Setup of willow:
==> flow/design.v <==
module OneBitAdder (
  input A,
  input B,
  input cin,
  output sum,
  output cout
);
  assign sum = (A ^ B) ^ cin;
  assign cout = ((A ^ B) & cin) | (A & B);
endmodule
module Adder_2_bits (
  input [1:0] bit_1, bit_2,
  input c_in,
  output [1:0] s,
  output c_out
);
  wire c0;  
  OneBitAdder birler (.A(bit_1[0]), .B(bit_2[0]), .cin(c_in), .sum(s[0]), .cout(c0));
  OneBitAdder onlar (.A(bit_1[1]), .B(bit_2[1]), .cin(c0), .sum(s[1]), .cout(c_out));
endmodule
module Adder_4_bits (
  input [3:0] bit_1, bit_2,
  input c_in,
  output [3:0] s,
  output c_out
);
  wire  c0;  
  Adder_2_bits a_2_0 (.bit_1(bit_1[1:0]), .bit_2(bit_2[1:0]), .c_in(c_in), .s(s[1:0]), .c_out(c0));
  Adder_2_bits a_2_1 (.bit_1(bit_1[3:2]), .bit_2(bit_2[3:2]), .c_in(c0), .s(s[3:2]), .c_out(c_out));
endmodule
module Adder_8_bits (
  input [7:0] bit_1, bit_2,
  input c_in,
  output [7:0] s,
  output c_out
);
  wire  c0;  
  Adder_4_bits a_4_0 (.bit_1(bit_1[3:0]), .bit_2(bit_2[3:0]), .c_in(c_in), .s(s[3:0]), .c_out(c0));
  Adder_4_bits a_4_1 (.bit_1(bit_1[7:4]), .bit_2(bit_2[7:4]), .c_in(c0), .s(s[7:4]), .c_out(c_out));
endmodule
  module Adder_10_bits(
  input [9:0] bit_1,bit_2, 
  input c_in,
  output [9:0] s,
  output c_out
);
 wire  c0;  
   Adder_8_bits a_8 (.bit_1(bit_1[7:0]), .bit_2(bit_2[7:0]), .c_in(c_in), .s(s[7:0]), .c_out(c0));
   Adder_2_bits a_2 (.bit_1(bit_1[9:8]), .bit_2(bit_2[9:8]), .c_in(c0), .s(s[9:8]), .c_out(c_out));
endmodule
module Adder_16_bits (
  input [15:0] bit_1, bit_2,
  input c_in,
  output [15:0] s,
  output c_out
);
  wire  c0;  
  Adder_8_bits a_8_0 (.bit_1(bit_1[7:0]), .bit_2(bit_2[7:0]), .c_in(c_in), .s(s[7:0]), .c_out(c0));
  Adder_8_bits a_8_1 (.bit_1(bit_1[15:8]), .bit_2(bit_2[15:8]), .c_in(c0), .s(s[15:8]), .c_out(c_out));
endmodule
module Adder_18_bits (
  input [17:0] bit_1, bit_2,
  input c_in,
  output [17:0] s,
  output c_out
);
  wire  c0;  
  Adder_16_bits a_16 (.bit_1(bit_1[15:0]), .bit_2(bit_2[15:0]), .c_in(c_in), .s(s[15:0]), .c_out(c0));
  Adder_2_bits a_2 (.bit_1(bit_1[17:16]), .bit_2(bit_2[17:16]), .c_in(c0), .s(s[17:16]), .c_out(c_out));
endmodule
module ExtendValue (
  input [0:5] inp,
  output reg [0:17] out
);
  always @* begin
    out[12:17] = inp[0:5];
    if (inp[0] == 1'b0)
      out[0:11] = 12'b0;
    else
      out[0:11] = 12'hfff;
  end
endmodule
module Mux_Alu (
  input  [1:0] whichalu,
  input  [17:0] input_0, input_1, input_2, input_3,
  output reg [17:0] out
);
    always @ (input_0 or input_1 or input_2 or input_3 or whichalu)
    begin
	out=input_0;
	if(whichalu== 2'b01)
	   out=input_1;
	if(whichalu== 2'b10)
	   out=input_2;
	if(whichalu== 2'b11)
	   out=input_3;
    end
endmodule
module Mux_18bit (
  input wire select,
  input wire [17:0] input_1,  
  input wire [17:0] input_2,  
  output reg [17:0] out  
);
    always @ (select or input_1 or input_2)
    begin
        if (select == 1'b0)
            out = input_1;
        else
            out = input_2;
    end
endmodule
module aluselect (
    input wire [17:0] R1,
    input wire [17:0] R2,
    input wire [1:0] alu_op_type,
    output wire [17:0] result,
    output wire cout
);
    wire [17:0] add_result, and_result, nand_result, nor_result;
    Adder_18_bits adder (.bit_1(R1), .bit_2(R2), .c_in(1'b0), .s(add_result), .c_out(cout));
    assign and_result = R1 & R2;
    assign nand_result = ~(R1 & R2);
    assign nor_result = ~(R1 | R2);
    Mux_Alu m1 (
        .whichalu(alu_op_type),
        .input_0(add_result),
        .input_1(and_result),
        .input_2(nand_result),
        .input_3(nor_result),
        .out(result)
    );
endmodule
module Regfile (
  input [0:4] select_register, reg_1, reg_2,
  input [0:17] data,
  input clck, reset_enable, write_enable, clear,
  output reg [0:17] read_reg_1_value,
  output reg [0:17] read_reg_2_value
);
  reg [0:17] registers [0:15];  
  integer i;
  always @(posedge clck or posedge reset_enable) begin
    if (reset_enable) begin
      for (i = 0; i < 16; i = i + 1) begin
        registers[i] <= 18'b0;
      end
    end
    else if (clear) begin
      for (i = 0; i < 16; i = i + 1) begin
        registers[i] <= 18'b0;
      end
    end
    else if (write_enable) begin
      registers[select_register[1:4]] <= data;
    end
  end
  always @(posedge clck) begin
    read_reg_1_value <= registers[reg_1[1:4]];
    read_reg_2_value <= registers[reg_2[1:4]];
  end
endmodule
module ProgramCounter (
  input wire clk,
  input wire rst,
  input wire is_jump,
  input wire pc_enable,
  input wire next,
  input wire [9:0] address_input,
  output reg [9:0] current_address
);
  always @(posedge clk or posedge rst) begin
    if (rst) begin
      current_address <= 10'b0;
    end else begin
      if (is_jump) begin
        current_address <= current_address+address_input;
      end else if (pc_enable && next) begin
        current_address <= current_address + 1;
      end
    end
  end
endmodule
module cpu18 (
  input  wire        clk,
  input  wire        rst,
  output wire [9:0]  imem_addr,
  input  wire [17:0] imem_rdata,
  output wire [9:0]  dmem_addr,
  output wire [17:0] dmem_wdata,
  output wire        dmem_we,
  input  wire [17:0] dmem_rdata,
  output wire        halt
);
  localparam S_FETCH  = 2'd0;
  localparam S_DECODE = 2'd1;
  localparam S_EXEC   = 2'd2;
  localparam S_HALT   = 2'd3;
  reg  [1:0]  state;
  reg  [17:0] ir;
  reg         zf, cf;
  wire [9:0]  pc;
  wire [3:0] opcode = ir[17:14];
  wire [3:0] f_dst  = ir[13:10];
  wire [3:0] f_src1 = ir[9:6];
  wire [3:0] f_src2 = ir[3:0];
  wire [5:0] f_imm  = ir[5:0];
  wire [9:0] f_addr = ir[9:0];
  wire is_alu = (opcode[3:2] == 2'b00);           
  wire is_imm = (opcode[3:1] == 3'b010);          
  wire is_ld  = (opcode == 4'b0110);
  wire is_st  = (opcode == 4'b0111);
  wire is_cmp = (opcode == 4'b1000);
  wire is_jmp = (opcode >= 4'b1001) && (opcode <= 4'b1110);
  wire is_rst = (opcode == 4'b1111);
  reg taken;
  always @* begin
    case (opcode)
      4'b1001: taken = 1'b1;           
      4'b1010: taken = zf;             
      4'b1011: taken = ~zf & ~cf;      
      4'b1100: taken = cf;             
      4'b1101: taken = ~cf;            
      4'b1110: taken = cf | zf;        
      default: taken = 1'b0;
    endcase
  end
  wire exec = (state == S_EXEC);
  wire [17:0] rv1, rv2, wb_data;
  wire [3:0]  rsel1 = is_st ? f_dst : f_src1;
  Regfile regs (
    .select_register({1'b0, f_dst}),
    .reg_1({1'b0, rsel1}),
    .reg_2({1'b0, f_src2}),
    .data(wb_data),
    .clck(clk),
    .reset_enable(rst),
    .write_enable(exec & (is_alu | is_imm | is_ld)),
    .clear(exec & is_rst),
    .read_reg_1_value(rv1),
    .read_reg_2_value(rv2)
  );
  wire [17:0] imm_ext, alu_b, alu_y;
  wire        alu_cout;
  ExtendValue ext (.inp(f_imm), .out(imm_ext));
  Mux_18bit   opb (.select(is_imm), .input_1(rv2), .input_2(imm_ext), .out(alu_b));
  aluselect   alu (.R1(rv1), .R2(alu_b), .alu_op_type(opcode[1:0]), .result(alu_y), .cout(alu_cout));
  Mux_18bit   wbm (.select(is_ld), .input_1(alu_y), .input_2(dmem_rdata), .out(wb_data));
  wire do_jump = exec & is_jmp & taken;
  ProgramCounter pcr (
    .clk(clk),
    .rst(rst),
    .is_jump(do_jump),
    .pc_enable(exec),
    .next(1'b1),
    .address_input(f_addr),
    .current_address(pc)
  );
  always @(posedge clk or posedge rst) begin
    if (rst) begin
      state <= S_FETCH;
      ir    <= 18'b0;
      zf    <= 1'b0;
      cf    <= 1'b0;
    end else begin
      case (state)
        S_FETCH: begin
          ir    <= imem_rdata;
          state <= S_DECODE;
        end
        S_DECODE: state <= S_EXEC;
        S_EXEC: begin
          if (is_cmp) begin
            zf <= (rv1 == rv2);
            cf <= (rv1 < rv2);
          end else if (is_rst) begin
            zf <= 1'b0;
            cf <= 1'b0;
          end
          if (do_jump && f_addr == 10'd0)
            state <= S_HALT;
          else
            state <= S_FETCH;
        end
        default: state <= S_HALT;
      endcase
    end
  end
  assign imem_addr  = pc;
  assign dmem_addr  = f_addr;
  assign dmem_wdata = rv1;
  assign dmem_we    = exec & is_st;
  assign halt       = (state == S_HALT);
endmodule
make LEC_CHECK=0 CAP_MARGIN=20 CORE_MARGIN=2 CORE_UTILIZATION=65 SETUP_SLACK_MARGIN=1.71 SLEW_MARGIN=20 finish   # period 6.42 ns
run.sh (not shown) runs the stock make flow with config.mk's settings and CLKGATE_MAP_FILE=.
Complete run, failing final checks: willow, reason setup timing.
Here is what was changed in the inputs of harbor compared with willow.
Settings: a deleted SETUP_SLACK_MARGIN that had been 1.71; a change of the clock period (ns, I/O delays scaled along) from 6.42 to 6.99.
### Flow results
[flow] harbor | stages: complete | final checks: fail | reason: setup timing
Summary of harbor over willow: count of non-CTS buffers in the layout went down, number of fill cells went up, number of cells produced by synthesis did not really move, setup slack went up, final critical-path required period went down.
Cmp willow and harbor / accumulated negative setup slack / lower: willow
Between harbor and willow, the sequential cell count figures differ only marginally.
[inputs] tundra vs harbor
Settings: CORE_UTILIZATION now 54, was 65; GPL_TIMING_DRIVEN now 0, previously not set; MIN_ROUTING_LAYER now met2, previously not set; HOLD_SLACK_MARGIN now -0.02, previously not set; CORE_MARGIN now 3, was 2; TNS_END_PERCENT now 80, previously not set; the clock period (ns, I/O delays scaled along) now 9.0, was 6.99.
### Flow results
- Among harbor and tundra, the run that stopped before the end is tundra, and it is the only one.
- FAIL tundra @ global routing: tool exited with error
- In harbor the implementation ran to completion but is not tape-out ready, as the final checks report setup timing.
- In tundra relative to harbor, area of the placeable core had gone up by more than 10%.
- The die size in tundra sits 22% above the value recorded for harbor.
- Relative to harbor, the placer's final routability congestion estimate of tundra is higher by 14%.
- As far as H-tree level count goes, tundra and harbor are indistinguishable; the numbers are identical.
- As of tundra, placement row count had risen by a little under 10% compared to harbor.
